Setup of build 74:
## minimax
module minimax(
   opt, move,
   grid, column_counts, player, sw, clk
);
input [83:0] grid;
input [20:0] column_counts;
input player;
input sw;
input clk;
output [6:0] opt;
output move;
reg [83:0] grid_copy;
reg [83:0] grid_copy_2;
reg aimoved;
reg opponentmoved;
reg [6:0] ai;
reg [6:0] opponent;
reg [2:0] index;
reg move_r;
assign move = move_r;
reg initial_score;
reg [6:0] count;  
reg [2:0] column;
reg [6:0] opt_r;
assign opt = opt_r;
wire [8:0] optscore;
reg [8:0] optscore_r;
assign optscore = optscore_r;
wire [8:0] score;
wire [8:0] curscore;
reg [8:0] curscore_r;
assign curscore = curscore_r;
score score_(
   .score (score),
   .grid (grid_copy_2), .ai (ai), .opponent (opponent), .clk (clk)
    );
always @(posedge clk)
begin
  if (player == 0 || !sw)
  begin
    count = 0;
    move_r = 0;
    optscore_r = 0;
    opt_r = 1;
	 curscore_r = 0;
  end
  else if (count == 105)
  begin
    if(curscore >= optscore && aimoved)
    begin
      opt_r = ai;
      optscore_r = curscore_r;
    end
    move_r = 1;
    count = (count + 1) % 128;
  end
  else if (count > 105)
  begin
    move_r = 0;
  end
  else if (count % 15 == 0)
  begin
    if(count == 0)
    begin
      optscore_r = 0;
    end
    else if(curscore >= optscore && aimoved)
    begin
  ...
clock: 8.08 ns
lec_check: 0
abc_area: 1
cap_margin: 20
cell_pad_in_sites_detail_placement: 0
core_aspect_ratio: 1.25
core_margin: 3
core_utilization: 49
cts_cluster_diameter: 295
hold_slack_margin: -0.03
min_routing_layer: met2
place_density_lb_addon: 0.13
slew_margin: 40
run.sh (not shown) runs the stock make flow with config.mk's settings and CLKGATE_MAP_FILE=.
Seen in the log of build 74: GRT-0232 during global routing (5_1_grt), after which the run never completed.
What build 8 does differently from build 74 at the input level:
Settings: changing CORE_MARGIN from 3 to 2; removing CTS_CLUSTER_DIAMETER (formerly 295); removing PLACE_DENSITY_LB_ADDON (formerly 0.13); removing ABC_AREA (formerly 1); setting CTS_CLUSTER_SIZE to 62 for the first time; removing CELL_PAD_IN_SITES_DETAIL_PLACEMENT (formerly 0); changing SLEW_MARGIN from 40 to 20; changing CORE_UTILIZATION from 49 to 51; removing MIN_ROUTING_LAYER (formerly met2); removing CORE_ASPECT_RATIO (formerly 1.25); removing HOLD_SLACK_MARGIN (formerly -0.03); changing the clock period (ns, I/O delays scaled along) from 8.08 to 8.56.
Notes after the runs:
Complete run, failing final checks: build 8, reason negative setup slack. On build 8: multiplexer fraction of the synthesized cell area is 15 points higher than what build 74 gave. Cmp build 8 vs build 74: cell area after placement higher in build 8. Floorplan-stage core utilization in build 8 is 1.4 points above build 74. For total instance count after detailed placement, dividing the value from build 74 by the value from build 8 gives 1.2. Compared with build 74, build 8 shows a lower share of the yosys chip area belonging to registers. Cell area after synthesis grows by a few percent when moving from build 74 to build 8. Compared build 8 vs build 74, and total cell area reported by yosys after synthesis is up in build 8. Re post-placement worst setup slack: build 8 is 0.079 ns up on build 74.
Changes in build 57 relative to build 8:
Settings: CORE_UTILIZATION now 58, was 51; CTS_CLUSTER_SIZE no longer set, was 62; SETUP_SLACK_MARGIN now -0.75, previously not set; the clock period (ns, I/O delays scaled along) now 8.63, was 8.56.
==> results <==
The flow completed for build 57, but it is not clean: the layout still shows max-capacitance violations, max-slew violations, negative setup slack. In the tables for build 8 and build 57, total power reads lower with build 57. In build 57, combinational cell fraction of total power is lower than in build 8. Build 57: first-pass GRT wire length is about 2.2% lower than what build 8 reported. [build 57 vs build 8] largest stage delay on the critical path: higher in build 57.
Setup changes, build 57 to build 92
Settings: changing CORE_UTILIZATION from 58 to 40; removing SETUP_SLACK_MARGIN (formerly -0.75); changing the clock period (ns, I/O delays scaled along) from 8.63 to 10.7.
==> results <==
The layout from build 57, despite a flow that completed every stage, fails the layout checks, with the failing checks listed as max-capacitance violations, max-slew violations, negative setup slack.
Build 92 | status: complete | timing, DRC, antenna: pass
Re overall track demand over capacity in global routing: build 92 is 19 points down on build 57.
Final area of build 92 falls short of that of build 57 by a little under 10%.
Setup slack in build 92 is 2.45 ns higher than in build 57
The following lists how build 80 was set up differently from build 92:
Settings: SETUP_SLACK_MARGIN newly set to -0.47.
- In build 80 the implementation completed, yet the final layout does not meet the checks, the culprit being negative setup slack.
- Build 80 vs. build 92: clock network fraction of design power saw an increase, total clock buffers created by CTS saw a decrease, routed wire length saw an increase, wire length of the first global-routing pass saw little to no change.
- Build 80 vs. build 92: total power after layout went down, area taken by multi-input logic gates went down, layout overhead on the synthesized area went down, tally of non-filler cells in the final layout did not really move, maximum resistive drop on vdd went up.
## Diff of input files: build 29 against build 80
Settings: SETUP_SLACK_MARGIN: -0.47 -> unset; CORE_UTILIZATION: 40 -> 66; MAX_ROUTING_LAYER: unset -> met4; the clock period (ns, I/O delays scaled along): 10.7 -> 7.73.
[summary]
- Build 29 never completed; the flow aborted with a tool error in global routing (5_1_grt).
- Final weighted congestion of routability-driven global placement up 0.20 in build 29 wrt build 80
- Comparing build 80 against build 29, there is no change at all in proportion of synthesized flip-flops having asynchronous set or reset.
- Higher number of buffers created by CTS was reported by build 29, not build 80.
- [compare] base=build 80 new=build 29: floorplan row count moved down, die area moved down, floorplan utilization moved up.
- Worst-case setup slack after placement, build 80 and build 29, higher one = build 80.
- Post-synthesis chip area from yosys of build 80 is on par with build 29.

* * *

== build 33 ==
minimax again, from the RTL that the note above started with.
==> flow/config.mk <==
export PLATFORM = sky130hd
export DESIGN_NAME = minimax
export DESIGN_NICKNAME = minimax
export VERILOG_FILES = /design/flow/design.v
export SDC_FILE = /design/flow/constraint.sdc
export NUM_CORES = 4
export LEC_CHECK = 0
export CAP_MARGIN = 20
export CORE_ASPECT_RATIO = 0.5
export CORE_MARGIN = 2
export CORE_UTILIZATION = 72
export CTS_CLUSTER_DIAMETER = 398
export CTS_CLUSTER_SIZE = 98
export MAX_ROUTING_LAYER = met4
export PLACE_DENSITY = 0.36
export SETUP_SLACK_MARGIN = 2.14
export SLEW_MARGIN = 20
export TNS_END_PERCENT = 10
==> flow/constraint.sdc <==
create_clock -name core_clock -period 7.26 [get_ports {clk}]
set_input_delay 1.4520 -clock core_clock [delete_from_list [all_inputs] [get_ports {clk}]]
set_output_delay 1.4520 -clock core_clock [all_outputs]
set_load 0.01 [all_outputs]
What ended build 33 was a tool error in detailed placement (3_5_place_dp); the run never finished.
Input changes introduced in build 50 (baseline for comparison: build 33):
Settings: clearing SETUP_SLACK_MARGIN, which used to be 2.14; clearing MAX_ROUTING_LAYER, which used to be met4; clearing CTS_CLUSTER_DIAMETER, which used to be 398; swapping 98 for 62 in CTS_CLUSTER_SIZE; clearing CORE_ASPECT_RATIO, which used to be 0.5; clearing TNS_END_PERCENT, which used to be 10; clearing PLACE_DENSITY, which used to be 0.36; swapping 72 for 58 in CORE_UTILIZATION; swapping 7.26 for 8.56 in the clock period (ns, I/O delays scaled along).
[summary]
No final results exist for build 50, since it was stopped by error GRT-0232 during global routing (5_1_grt). Build 33 did not make it past detailed placement (3_5_place_dp), where a tool error ended it. Relative to build 33, area enclosed by the die boundary increased by 23% in build 50. The higher floorplan-stage core utilization of build 33 and build 50 is in build 33. From build 33 to build 50 the numbers moved as follows: number of buffer cells added on primary ports has remained practically unchanged; basic-gate share of the synthesized area counting and, or, nand and nor cells has remained practically unchanged; floorplan core area has increased. Build 50 vs build 33, y dimension of the die went up by 56%. Summary of build 50 over build 33: total number of placement rows went up 58%, die extent in x went down 21%.
Inputs modified between build 50 and build 65:
Settings: CTS_CLUSTER_SIZE: 62 -> unset; SETUP_SLACK_MARGIN: unset -> 2.53; CORE_UTILIZATION: 58 -> 59; the clock period (ns, I/O delays scaled along): 8.56 -> 8.62.
### Flow results
- FAIL build 65 @ global routing (5_1_grt): tool exited with error
- Looking at overall die width, build 65 sits 0.84% below build 50.
- Diff build 50 -> build 65: half-perimeter wire length of the detailed placement result now larger; overall die height now smaller.
- Compared with build 50, placement-stage cell area in build 65 decreased slightly.
- Compared with build 50, build 65 shows a lower die size.
- Diff build 50..build 65 | placer's final routability congestion estimate | negligible
Here is what was changed in the inputs of build 58 compared with build 65.
Settings: CORE_UTILIZATION: 59 -> 19; SETUP_SLACK_MARGIN: 2.53 -> unset; the clock period (ns, I/O delays scaled along): 8.62 -> 17.2.
Findings:
Build 58 ended with every stage complete and zero timing, DRC or antenna violations. For global placer's final weighted congestion, dividing the value from build 65 by the value from build 58 gives 1.2. Placeable core area, build 58 vs build 65: up by more than 100%. Summary: with build 65 as the reference, count of standard-cell rows in build 58 moved up by more than half. Die: build 58 bigger than build 65.
For build 72, these inputs were changed with respect to build 58:
Settings: SETUP_SLACK_MARGIN now -0.59, previously not set; CORE_UTILIZATION now 58, was 19; the clock period (ns, I/O delays scaled along) now 10.6, was 17.2.
==> comparison <==
- Build 72: complete, dirty (setup timing)
- Build 58 did not stop at any stage, and its layout met the timing, design-rule and antenna checks.
- Summary of the comparison: area of the multi-input gates is higher in build 72, relative to build 58.
- Achievable clock frequency (build 72 over build 58): increase, about 40%
- Delta(final worst-path cycle share, build 72 - build 58) > 0
- In the metrics for build 58 and build 72, the one carrying the higher global-route usage is build 72.
- Run comparison: build 72 launch point of the worst path count[5]$_SDFFE_PP0P_; build 58 launch point of the worst path count[3]$_SDFFE_PP0P_
- [build 72 vs build 58] utilization: higher in build 72
- Taking build 58 as the reference, in build 72 power up 87%, worst slew margin relative to its limit picked up an extra 12 points.
Power figures rest on the tool's default switching activity, not on a simulated workload.
